==> inputs of trial 54 <==
==> flow/design.v <==
module EX (
    input clk,
    input rst_n,
    input en,
    input stage_ID_EX__EX_regwrite,
    input stage_ID_EX__EX_memtoreg,
    input stage_ID_EX__EX_memread,
    input stage_ID_EX__EX_memwrite,
    input stage_ID_EX__EX_alusrc,
    input [1:0] stage_ID_EX__EX_aluop,
    input stage_ID_EX__EX_regdst,
    input stage_ID_EX__EX_sys_en,
    input [31:0]stage_ID_EX__EX_rs_data,
    input [31:0]stage_ID_EX__EX_rt_data,
    input [4:0]stage_ID_EX__EX_rs_id,
    input [4:0]stage_ID_EX__EX_rt_id,
    input [4:0]stage_ID_EX__EX_rd_id,
    input [31:0]stage_ID_EX__EX_sign_ext,
    input [2:0]stage_ID_EX__EX_funct3,
    input sys__EX_done,
    output reg stage_EX_MEM__MEM_regwrite,
    output reg stage_EX_MEM__MEM_memtoreg,
    output reg stage_EX_MEM__MEM_memread,
    output reg stage_EX_MEM__MEM_memwrite,
    output reg [31:0] stage_EX_MEM__MEM_alures,
    output reg [31:0] stage_EX_MEM__MEM_store_data,
    output reg [4:0]  stage_EX_MEM__MEM_rd_id,
    output EX__HDUbr_regwrite,
    output EX__HDU_memread,
    output [4:0] EX__HDU_HDUbr_rd_id,
    output reg  EX_stall_for_sys,
    input  FU__EX_rs_wb,
    input  FU__EX_rs_mem,
    input  FU__EX_rt_wb,
    input  FU__EX_rt_mem,
    input [31:0]  WB__EX_for_help,
    input [31:0]  MEM__EX_for_help
);
localparam S0 = 0;  
localparam S1 = 1;  
wire [31:0] FMP1_out_rs;
wire [31:0] FMP1_out_rt;
wire [31:0] FMP2_out_rs;
wire [31:0] FMP2_out_rt;
wire [31:0] alu_in_rs;
wire [31:0] alu_in_rt;
reg  [31:0] alu_res;
assign FMP1_out_rs = (FU__EX_rs_wb)?WB__EX_for_help:stage_ID_EX__EX_rs_data;
assign FMP1_out_rt = (FU__EX_rt_wb)?WB__EX_for_help:stage_ID_EX__EX_rt_data;
assign FMP2_out_rs = (FU__EX_rs_mem)?MEM__EX_for_help:FMP1_out_rs;
assign FMP2_out_rt = (FU__EX_rt_mem)?MEM__EX_for_help:FMP1_out_rt;
assign alu_in_rs = FMP2_out_rs;
assign alu_in_rt = (stage_ID_EX__EX_alusrc)?stage_ID_EX__EX_sign_ext:FMP2_out_rt;
always@* begin
    case ({stage_ID_EX__EX_aluop,stage_ID_EX__EX_funct3})
        5'b00000: alu_res = alu_in_rs+alu_in_rt;
        5'b01000: alu_res = alu_in_rs+alu_in_rt;
        5'b10000: alu_res = alu_in_rs-alu_in_rt;
        5'b01001: alu_res = alu_in_rs<<alu_in_rt[4:0];
        5'b01101: alu_res = alu_in_rs>>alu_in_rt[4:0];
        5'b10101: alu_res = $signed(alu_in_rs)>>>alu_in_rt[4:0];
        5'b01100: alu_res = alu_in_rs^alu_in_rt;
        5'b01110: alu_res = alu_in_rs|alu_in_rt;
        5'b01111: alu_res = alu_in_rs&alu_in_rt;
        default: alu_res = 32'b0;   
    endcase
end
reg curr_state , next_state;
always@(posedge clk) begin
    if (!rst_n) begin
        curr_state <= 0;
    end
    else begin
        curr_state <= next_state;
    end
end
always@* begin
    next_state = curr_state;
    EX_stall_for_sys = 0;
    case(curr_state) 
        S0: begin
                if (stage_ID_EX__EX_sys_en) begin
                    next_state = S1;
                    EX_stall_for_sys = 1;
                end
        end
        S1: begin
                if(!sys__EX_done)
                    EX_stall_for_sys = 1;
                else begin
                    EX_stall_for_sys = 0;
                    next_state = S0;
                end
        end
    endcase
end
always@(posedge clk) begin
    if(!rst_n) begin
        stage_EX_MEM__MEM_regwrite <= 0;
        stage_EX_MEM__MEM_memtoreg <= 0;
        stage_EX_MEM__MEM_memread <= 0;
        stage_EX_MEM__MEM_memwrite <= 0;
        stage_EX_MEM__MEM_alures <= 0;
        stage_EX_MEM__MEM_store_data <= 0;
        stage_EX_MEM__MEM_rd_id <= 0;
    end
    else begin
        if(en) begin
            stage_EX_MEM__MEM_regwrite <= EX_stall_for_sys?0:stage_ID_EX__EX_regwrite;
            stage_EX_MEM__MEM_memtoreg <= EX_stall_for_sys?0:stage_ID_EX__EX_memtoreg;
            stage_EX_MEM__MEM_memread  <= EX_stall_for_sys?0:stage_ID_EX__EX_memread;
            stage_EX_MEM__MEM_memwrite <= EX_stall_for_sys?0:stage_ID_EX__EX_memwrite;
            stage_EX_MEM__MEM_alures   <= alu_res;
            stage_EX_MEM__MEM_store_data <= FMP2_out_rt;
            stage_EX_MEM__MEM_rd_id      <= stage_ID_EX__EX_regdst?stage_ID_EX__EX_rd_id:stage_ID_EX__EX_rt_id; 
        end
    end
end
assign EX__HDU_HDUbr_rd_id = stage_ID_EX__EX_regdst?stage_ID_EX__EX_rd_id:stage_ID_EX__EX_rt_id;
assign EX__HDU_memread = stage_ID_EX__EX_memread;
assign EX__HDUbr_regwrite = stage_ID_EX__EX_regwrite;
endmodule
==> flow/run.sh <==
#!/bin/bash
# the make line also repeats each setting of config.mk as NAME=value (left out here)
make -C /OpenROAD-flow-scripts/flow DESIGN_CONFIG=/design/flow/config.mk WORK_HOME=/design/flow/orfs CLKGATE_MAP_FILE= finish
==> flow/config.mk <==
export PLATFORM = sky130hd
export DESIGN_NAME = EX
export DESIGN_NICKNAME = EX
export VERILOG_FILES = /design/flow/design.v
export SDC_FILE = /design/flow/constraint.sdc
export NUM_CORES = 4
export LEC_CHECK = 0
export CAP_MARGIN = 20
export CELL_PAD_IN_SITES_GLOBAL_PLACEMENT = 2
export CORE_ASPECT_RATIO = 0.5
export CORE_MARGIN = 2
export CORE_UTILIZATION = 40
export CTS_CLUSTER_DIAMETER = 204
export CTS_CLUSTER_SIZE = 51
export SLEW_MARGIN = 20
export TNS_END_PERCENT = 40
==> flow/constraint.sdc <==
create_clock -name core_clock -period 5.2 [get_ports {clk}]
set_input_delay 1.0400 -clock core_clock [delete_from_list [all_inputs] [get_ports {clk}]]
set_output_delay 1.0400 -clock core_clock [all_outputs]
set_load 0.01 [all_outputs]
==> inputs of trial 31, as changes to trial 54 <==
==> flow/config.mk (replaced) <==
export PLATFORM = sky130hd
export DESIGN_NAME = EX
export DESIGN_NICKNAME = EX
export VERILOG_FILES = /design/flow/design.v
export SDC_FILE = /design/flow/constraint.sdc
export NUM_CORES = 4
export LEC_CHECK = 0
export ABC_AREA = 1
export CAP_MARGIN = 20
export CORE_MARGIN = 2
export CORE_UTILIZATION = 72
export CTS_CLUSTER_DIAMETER = 371
export CTS_CLUSTER_SIZE = 100
export PLACE_DENSITY = 0.86
export SLEW_MARGIN = 20
export TNS_END_PERCENT = 100
==> flow/constraint.sdc (replaced) <==
create_clock -name core_clock -period 4.47 [get_ports {clk}]
set_input_delay 0.8940 -clock core_clock [delete_from_list [all_inputs] [get_ports {clk}]]
set_output_delay 0.8940 -clock core_clock [all_outputs]
set_load 0.01 [all_outputs]
==> impl_report.txt <==
FLOW METRICS REPORT
----------------------------------------------------
[Routing]
  Iteration count of the initial detailed-routing pass ........................ 8
  Met2 wire length ........................ 27500 um

[Logic synthesis]
  Synth top area share ........................ 15.5%
  Top cells by area, synth ........................ mux2i_1, dfxtp_1, ha_1
  Yosys cell count ........................ 1813

[Power and ir drop]
  Static Leak ........................ 7.73 nW

[Worst setup path]
  Crit. path cell count ........................ 21
  Largest driver fanout on the critical path ........................ 4
  Crit-path leading delay family ........................ simple AND/OR/NAND/NOR gates

[Floorplan]
  Height of the die ........................ 133 um
  Count of inserted tapcells ........................ 432

[GRT]
  Antenna violations before repair ........................ 6
  Grt met2 use ........................ 55.0%

[Run status]
  Status ........................ timing/DRC/antenna clean

----------------------------------------------------
# the run above: trial 54

==> impl_report.txt <==
PHYSICAL IMPLEMENTATION REPORT
----------------------------------------------------
[Logic synthesis]
  Dominant Register Cell ........................ dfxtp_1
  Synth top area share ........................ 24.6%
  Number of synthesized register bits ........................ 74
  Top cells by area, synth ........................ nand2_1, nand3_1, dfxtp_1
  Fraction of registers with async set or reset after synthesis ........................ 0%
  Ys Warns ........................ 1
  Yosys cell count ........................ 2386

[Floorplan]
  Width of the die ........................ 139 um
  Height of the die ........................ 139 um

[Run status]
  Stop Error ........................ [ERROR GPL-0301] Utilization 102.073 % exceeds 100%.
  Status ........................ did not finish
  Stage where the flow stopped ........................ 3_3_place_gp

----------------------------------------------------
# the run above: trial 31


==> inputs of juniper <==
Starts from the design.v that is shown in full above.
clock: 5.2 ns
lec_check: 0
abc_area: 1
cap_margin: 20
core_margin: 5
core_utilization: 40
cts_cluster_diameter: 270
slew_margin: 20
run.sh (not shown) runs the stock make flow with config.mk's settings and CLKGATE_MAP_FILE=.
==> indigo (differences from juniper) <==
CELL_PAD_IN_SITES_DETAIL_PLACEMENT = 0   (was default)
CORE_MARGIN = 2   (was 5)
CTS_CLUSTER_DIAMETER = default   (was 270)
GPL_TIMING_DRIVEN = 0   (was default)
HOLD_SLACK_MARGIN = 0.13   (was default)
==> flow/constraint.sdc (replaced) <==
create_clock -name core_clock -period 8.66 [get_ports {clk}]
set_input_delay 1.7320 -clock core_clock [delete_from_list [all_inputs] [get_ports {clk}]]
set_output_delay 1.7320 -clock core_clock [all_outputs]
set_load 0.01 [all_outputs]
==> results <==
| quantity | juniper | indigo |
|---|---|---|
| Status | complete, no violations | complete, no violations |
| Routed vias | 17800 | 18300 |
| Relative max-transition margin | 47.4% | 27.8% |
| DP Area | 17500 um2 | 16300 um2 |
| Post-DP HPWL | 55000 um | 60100 um |
| Total wire length | 67200 um | 74000 um |
| Crit. path cell count | 27 | 17 |
| Met3 Usage GRT | 6.72% | 9.83% |
| Fraction of met2 tracks used by global routing | 60.8% | 66.7% |
| Fin cells | 3230 | 3116 |
| Instance count after placement with tap cells included | 3210 | 3094 |
| Layout clock area frac | 1.79% | 2.09% |
| Pre-CTS setup slack | -0.315 ns | 1.63 ns |
| Launching instance or port of the critical path | FU__EX_rt_mem | stage_ID_EX__EX_funct3[1] |
| Fraction of area in non-clock buffers | 25.5% | 20.2% |
| Length of routed wiring on met1 | 26800 um | 28700 um |
| Minimum setup slack in the final design | 0.126 ns | 1.77 ns |
| Slowest cell on the critical path | clkdlybuf4s50_1 | o21ai_0 |
| Total length of routed met2 wires | 31500 um | 31800 um |
| Per-cell routed wire length | 20.8 um | 23.8 um |
| Multi-input logic portion of the cell area | 57.2% | 61.0% |
| Max rail drop VDD | 154 uV | 90.8 uV |

==> inputs of v35 <==
RTL: the design.v shown in full above, as it stands there.
==> flow/config.mk <==
export PLATFORM = sky130hd
export DESIGN_NAME = EX
export DESIGN_NICKNAME = EX
export VERILOG_FILES = /design/flow/design.v
export SDC_FILE = /design/flow/constraint.sdc
export NUM_CORES = 4
export LEC_CHECK = 0
export CAP_MARGIN = 10
export CELL_PAD_IN_SITES_GLOBAL_PLACEMENT = 0
export CORE_ASPECT_RATIO = 0.72
export CORE_MARGIN = 2
export CORE_UTILIZATION = 72
export CTS_CLUSTER_DIAMETER = 231
export CTS_CLUSTER_SIZE = 49
export GPL_TIMING_DRIVEN = 1
export MAX_ROUTING_LAYER = met5
export SETUP_SLACK_MARGIN = 0.61
export SLEW_MARGIN = 20
export TNS_END_PERCENT = 100
==> flow/constraint.sdc <==
create_clock -name core_clock -period 6.3 [get_ports {clk}]
set_input_delay 1.2600 -clock core_clock [delete_from_list [all_inputs] [get_ports {clk}]]
set_output_delay 1.2600 -clock core_clock [all_outputs]
set_load 0.01 [all_outputs]
==> v19: changes against v35 <==
- CAP_MARGIN: 10 -> 20
- CELL_PAD_IN_SITES_GLOBAL_PLACEMENT: 0 -> default
- CORE_ASPECT_RATIO: 0.72 -> default
- CORE_UTILIZATION: 72 -> 40
- CTS_CLUSTER_DIAMETER: 231 -> default
- CTS_CLUSTER_SIZE: 49 -> default
- GPL_TIMING_DRIVEN: 1 -> default
- MAX_ROUTING_LAYER: met5 -> default
- SETUP_SLACK_MARGIN: 0.61 -> default
- TNS_END_PERCENT: 100 -> default
==> flow/constraint.sdc (replaced) <==
create_clock -name core_clock -period 5.2 [get_ports {clk}]
set_input_delay 1.0400 -clock core_clock [delete_from_list [all_inputs] [get_ports {clk}]]
set_output_delay 1.0400 -clock core_clock [all_outputs]
set_load 0.01 [all_outputs]
==> v18: changes against v35 <==
- ABC_AREA: default -> 0
- CAP_MARGIN: 10 -> 20
- CELL_PAD_IN_SITES_GLOBAL_PLACEMENT: 0 -> 1
- CORE_ASPECT_RATIO: 0.72 -> 1.83
- CORE_MARGIN: 2 -> 3
- CORE_UTILIZATION: 72 -> 40
- CTS_CLUSTER_DIAMETER: 231 -> 270
- CTS_CLUSTER_SIZE: 49 -> default
- GPL_TIMING_DRIVEN: 1 -> 0
- HOLD_SLACK_MARGIN: default -> 0.22
- MAX_ROUTING_LAYER: met5 -> met4
- PLACE_DENSITY: default -> 0.45
- SETUP_SLACK_MARGIN: 0.61 -> 0.21
- SLEW_MARGIN: 20 -> 35
- TNS_END_PERCENT: 100 -> default
==> flow/constraint.sdc (replaced) <==
create_clock -name core_clock -period 3.76 [get_ports {clk}]
set_input_delay 0.7520 -clock core_clock [delete_from_list [all_inputs] [get_ports {clk}]]
set_output_delay 0.7520 -clock core_clock [all_outputs]
set_load 0.01 [all_outputs]
==> v13: changes against v35 <==
- ABC_AREA: default -> 0
- CELL_PAD_IN_SITES_DETAIL_PLACEMENT: default -> 2
- CELL_PAD_IN_SITES_GLOBAL_PLACEMENT: 0 -> 3
- CORE_ASPECT_RATIO: 0.72 -> default
- CORE_MARGIN: 2 -> 9
- CORE_UTILIZATION: 72 -> 40
- CTS_CLUSTER_DIAMETER: 231 -> default
- CTS_CLUSTER_SIZE: 49 -> default
- GPL_TIMING_DRIVEN: 1 -> 0
- MAX_ROUTING_LAYER: met5 -> default
- PLACE_DENSITY_LB_ADDON: default -> 0.13
- SETUP_SLACK_MARGIN: 0.61 -> default
- TNS_END_PERCENT: 100 -> default
==> flow/constraint.sdc (replaced) <==
create_clock -name core_clock -period 3.22 [get_ports {clk}]
set_input_delay 0.6440 -clock core_clock [delete_from_list [all_inputs] [get_ports {clk}]]
set_output_delay 0.6440 -clock core_clock [all_outputs]
set_load 0.01 [all_outputs]
==> results <==
- Sequential share of layout area: v18 is lower than v19 (0.32 points).
- v18 finished but failed the layout checks on negative setup slack. v19 went through all stages and came out clean. v35 never finished: it broke off in global routing (5_1_grt). v13 died in global placement (3_3_place_gp).
- Between v18 and v19, the lower sequential power is in v19 (gap 39%, measured against v19).
- Combinational power: v18 is larger than v19 (58%).
- Between v19 and v18, the lower first-iteration DRC count is in v18 (gap 19%, measured against v18).
- Between v18 and v19, the lower cell count is in v18 (gap about 4%, measured against v19).
- In v19 the clock-buffer cell count is higher than in v18, by 1.
==> figures <==
| metric | v13 | v19 | v35 | v18 |
|---|---|---|---|---|
| Clock buffer and inverter area fraction after layout | - | 0.0160 | - | 0.0139 |
| Comb. pwr | - | 2.41 mW | - | 3.81 mW |
| Path depth of the worst reg2reg path | - | 6 | - | 5 |
| Clock Sinks | - | 74 | 74 | 74 |
| Die Wd | 200 um | 186 um | 164 um | 140 um |
| Final-stage net count | - | 2551 | - | 2488 |
| Total half-perimeter wirelength after legalization and detailed placement | - | 59900 um | 46700 um | 68200 um |
| CTS max path bufs | - | 2 | 2 | 2 |
| Total core area | 32500 sq um | 32500 sq um | 17700 sq um | 32400 sq um |
| Sequential group power | - | 0.605 mW | - | 0.838 mW |
| Number of fill cells in the layout | - | 3101 | - | 2935 |
| Result of the run | did not finish | finished clean | did not finish | failed layout checks |
| Failing step | global placement (3_3_place_gp) | - | global routing (5_1_grt) | - |
| Reasons for failing layout checks | - | - | - | negative setup slack |
| Placer's final routability congestion estimate | - | 1.08 | 1.46 | 1.10 |

==> inputs of 08-19 <==
Starts from the design.v that is shown in full above.
make LEC_CHECK=0 CAP_MARGIN=0 CELL_PAD_IN_SITES_GLOBAL_PLACEMENT=1 CORE_MARGIN=2 CORE_UTILIZATION=53 CTS_CLUSTER_DIAMETER=43 GPL_TIMING_DRIVEN=1 MAX_ROUTING_LAYER=met5 PLACE_DENSITY=0.48 SLEW_MARGIN=20 TNS_END_PERCENT=80 finish   # period 4.23 ns
==> 03-11 (differences from 08-19) <==
Settings changed: CORE_ASPECT_RATIO set to 0.5, CORE_MARGIN 2 to 5, CORE_UTILIZATION 53 to 50, CTS_CLUSTER_DIAMETER 43 to 292, CTS_CLUSTER_SIZE set to 52, PLACE_DENSITY 0.48 to 0.42, SETUP_SLACK_MARGIN set to -0.64, SLEW_MARGIN 20 to 35, TNS_END_PERCENT 80 to 5.
==> flow/constraint.sdc (replaced) <==
create_clock -name core_clock -period 6.44 [get_ports {clk}]
set_input_delay 1.2880 -clock core_clock [delete_from_list [all_inputs] [get_ports {clk}]]
set_output_delay 1.2880 -clock core_clock [all_outputs]
set_load 0.01 [all_outputs]
==> 04-25 (differences from 08-19) <==
Settings changed: CAP_MARGIN 0 to 20, CELL_PAD_IN_SITES_GLOBAL_PLACEMENT 1 to unset, CORE_ASPECT_RATIO set to 0.5, CORE_UTILIZATION 53 to 40, CTS_CLUSTER_DIAMETER 43 to 204, CTS_CLUSTER_SIZE set to 17, GPL_TIMING_DRIVEN 1 to unset, MAX_ROUTING_LAYER met5 to unset, PLACE_DENSITY 0.48 to unset, TNS_END_PERCENT 80 to unset.
==> flow/constraint.sdc (replaced) <==
create_clock -name core_clock -period 5.2 [get_ports {clk}]
set_input_delay 1.0400 -clock core_clock [delete_from_list [all_inputs] [get_ports {clk}]]
set_output_delay 1.0400 -clock core_clock [all_outputs]
set_load 0.01 [all_outputs]
==> impl_metrics.py <==
# Generated from Yosys and OpenROAD reports
metrics = {
    "routing": {
        "dr_wl_met2_um": 29540,
    },
    "floorplanning": {
        "rows": 57,
        "dieWidth_um": 161.9,
    },
    "sta": {
        "fin_crit_ns": 4.655,
        "setup_violations": 26,
        "setup_ws_ns": -0.4248,
        "fmax_ghz": 0.2148,
    },
    "final_layout": {
        "n_fill_cell": 1540,
        "fin_nets": 2720,
    },
    "power_and_ir_drop": {
        "internal-power_uw": 2744,
        "leakage_uw": 0.009138,
        "pg_comb_uw": 3450,
    },
    "placement": {
        "place_ws_ns": -0.9602,
        "placed_area_um2": 18830,
    },
    "critical_path": {
        "endpoint": "stage_EX_MEM__MEM_alures[31]$_SDFFE_PN0P_",
    },
    "outcome": {
        "violations": "negative setup slack",
        "status": "complete, but fails checks",
    },
}
That was 08-19.
==> impl_metrics.py <==
# Generated from Yosys and OpenROAD reports
metrics = {
    "final_layout": {
        "n_fill_cell": 3160,
        "fin_nets": 2516,
    },
    "sta": {
        "fmax_ghz": 0.1969,
        "fin_crit_ns": 5.079,
        "setup_ws_ns": 0.1210,
    },
    "critical_path": {
        "endpoint": "stage_EX_MEM__MEM_alures[25]$_SDFFE_PN0P_",
    },
    "placement": {
        "placed_area_um2": 17700,
    },
    "power_and_ir_drop": {
        "leakage_uw": 0.007823,
    },
    "outcome": {
        "status": "finished clean",
    },
}
That was 04-25.
==> impl_metrics.py <==
# Generated from Yosys and OpenROAD reports
metrics = {
    "final_layout": {
        "n_fill_cell": 2316,
        "fin_nets": 2334,
    },
    "power_and_ir_drop": {
        "internal-power_uw": 1427,
        "pg_comb_uw": 1680,
        "leakage_uw": 0.006879,
    },
    "routing": {
        "dr_wl_met2_um": 26980,
    },
    "sta": {
        "setup_ws_ns": 0.4184,
        "fin_crit_ns": 6.022,
        "setup_violations": 0,
    },
    "placement": {
        "placed_area_um2": 16220,
    },
    "critical_path": {
        "endpoint": "stage_EX_MEM__MEM_alures[27]$_SDFFE_PN0P_",
    },
    "outcome": {
        "status": "finished clean",
    },
    "floorplanning": {
        "dieWidth_um": 239.9,
    },
}
That was 03-11.
No activity file was given, so power comes from the tool's default toggle rates.
